==> umber <==
// calculator
module calculator (input CLOCK_50,
							input RESET,
							input KEYPRESSED,
							input [3:0] KEYCODE,
							input [3:0] KEY,
							output [0:6] HEX0, HEX1, HEX2, HEX3, HEX4, HEX5, HEX6, HEX7
							);
		wire clockmain = CLOCK_50;
		wire rst = RESET;
		wire [3:0] keycode = KEYCODE;
		wire keystrobe;
		wire load_A, load_B;
		wire bksp_A, bksp_B;
		posedgetrigger keypressedge (.clock(clockmain), .rst(rst), .signal(KEYPRESSED), .strobe(keystrobe));
		wire dig_strobe, reset_strobe, ex_strobe, op_strobe, sub_strobe;
		wire [3:0] dig_code;
		wire [1:0] op_code;
		inputhandler keypad (
			.keystrobe(keystrobe),
			.keycode(keycode),
			.dig_strobe(dig_strobe),
			.reset_strobe(reset_strobe),
			.ex_strobe(ex_strobe),
			.op_strobe(op_strobe),
			.sub_strobe(sub_strobe),
			.dig_code(dig_code),
			.op_code(op_code)
		);
		wire bksp_strobe, MS_strobe, MR_strobe, MC_strobe;
		PBhandler PB (
			.KEY(KEY),
			.clock(clockmain),
			.rst(rst),
			.bksp_strobe(bksp_strobe),
			.MS_strobe(MS_strobe),
			.MR_strobe(MR_strobe),
			.MC_strobe(MC_strobe)
		);
		wire [1:0] display_select;
		wire load_op, reset_state, execute, load_A_mem, load_B_mem, load_mem, clear_mem;
		control FSM (
			.dig_in(dig_strobe),
			.reset_in(reset_strobe),
			.ex_in(ex_strobe),
			.op_in(op_strobe),
			.bksp_in(bksp_strobe),
			.MS_in(MS_strobe),
			.MR_in(MR_strobe),
			.MC_in(MC_strobe),
			.sub_in(sub_strobe),
			.clock(clockmain),
			.rst(rst),
			.bksp_A(bksp_A),
			.bksp_B(bksp_B),
			.load_A(load_A),
			.load_B(load_B),
			.load_mem(load_mem),
			.clear_mem(clear_mem),
			.load_A_mem(load_A_mem),
			.load_B_mem(load_B_mem),
			.load_op(load_op),
			.reset_out(reset_state),
			.execute(execute),  
			.display_select(display_select)
		);
		wire[31:0] reg_A, reg_B;
		wire [31:0] memory_selected, memory_stored;
		bcdreg operand_A (.clock(clockmain), .rst(rst),
							.digit(dig_code),
							.load(load_A),
							.bksp(bksp_A),
							.clear(reset_state),
							.bcdreg(reg_A),
							.mem(memory_stored),
							.load_mem(load_A_mem)
							);
		bcdreg operand_B (.clock(clockmain), .rst(rst),
							.digit(dig_code),
							.load(load_B),
							.bksp(bksp_B),
							.clear(reset_state),
							.bcdreg(reg_B),
							.mem(memory_stored),
							.load_mem(load_B_mem)
							);
  ...
export LEC_CHECK = 0
export ABC_AREA = 1
export CAP_MARGIN = 15
export CELL_PAD_IN_SITES_DETAIL_PLACEMENT = 2
export CELL_PAD_IN_SITES_GLOBAL_PLACEMENT = 2
export CORE_ASPECT_RATIO = 1.68
export CORE_MARGIN = 3
export CORE_UTILIZATION = 58
export CTS_CLUSTER_SIZE = 40
export GPL_ROUTABILITY_DRIVEN = 0
export GPL_TIMING_DRIVEN = 1
export MAX_ROUTING_LAYER = met5
export MIN_ROUTING_LAYER = met2
export SETUP_SLACK_MARGIN = -2.0
export SLEW_MARGIN = 20
create_clock -name core_clock -period 69.1 [get_ports {CLOCK_50}]
run.sh (not shown) runs the stock make flow with config.mk's settings and CLKGATE_MAP_FILE=.
==> lagoon (differences from umber) <==
==> flow/config.mk (replaced) <==
export PLATFORM = sky130hd
export DESIGN_NAME = calculator
export DESIGN_NICKNAME = calculator
export VERILOG_FILES = /design/flow/design.v
export SDC_FILE = /design/flow/constraint.sdc
export NUM_CORES = 4
export LEC_CHECK = 0
export ABC_AREA = 0
export CAP_MARGIN = 20
export CORE_ASPECT_RATIO = 1.21
export CORE_MARGIN = 2
export CORE_UTILIZATION = 40
export SLEW_MARGIN = 20
==> flow/constraint.sdc (replaced) <==
create_clock -name core_clock -period 50.0 [get_ports {CLOCK_50}]
set_input_delay 10.0000 -clock core_clock [delete_from_list [all_inputs] [get_ports {CLOCK_50}]]
set_output_delay 10.0000 -clock core_clock [all_outputs]
set_load 0.01 [all_outputs]
==> raven (differences from umber) <==
==> flow/config.mk (replaced) <==
export PLATFORM = sky130hd
export DESIGN_NAME = calculator
export DESIGN_NICKNAME = calculator
export VERILOG_FILES = /design/flow/design.v
export SDC_FILE = /design/flow/constraint.sdc
export NUM_CORES = 4
export LEC_CHECK = 0
export ABC_AREA = 1
export CAP_MARGIN = 20
export CORE_MARGIN = 2
export CORE_UTILIZATION = 65
export MAX_ROUTING_LAYER = met4
export SLEW_MARGIN = 20
==> flow/constraint.sdc (replaced) <==
create_clock -name core_clock -period 31.3 [get_ports {CLOCK_50}]
set_input_delay 6.2600 -clock core_clock [delete_from_list [all_inputs] [get_ports {CLOCK_50}]]
set_output_delay 6.2600 -clock core_clock [all_outputs]
set_load 0.01 [all_outputs]
==> results <==
quantity                                                    lagoon                raven                                                umber
Placed Cells                                                 9,131                9,954                                                    -
Cell row count                                                 146                  102                                                  140
Global routing met1 resource utilization                     28.2%                44.3%                                                    -
Tally of clock buffers in the finished layout                   29                   37                                                    -
Crit path buf inv count                                          9                   28                                                    -
Reg2reg end                                       alu_1.result[16]     alu_1.result[12]                                                    -
Clock buffers created by TritonCTS                              23                   24                                                    -
Placement-stage cell area                               55,500 um2           53,200 um2                                                    -
CP most frequent cell                                      o21ai_0              nand2_1                                                    -
Termination of the worst setup path               alu_1.result[16]     alu_1.result[12]                                                    -
Status                            no timing/DRC/antenna violations  no timing/DRC/antenna violations                               stopped before the end
Failing step                                                     -                    -  global placement without I/O (3_1_place_gp_skip_io)
Net count, final                                             8,181                9,693                                                    -
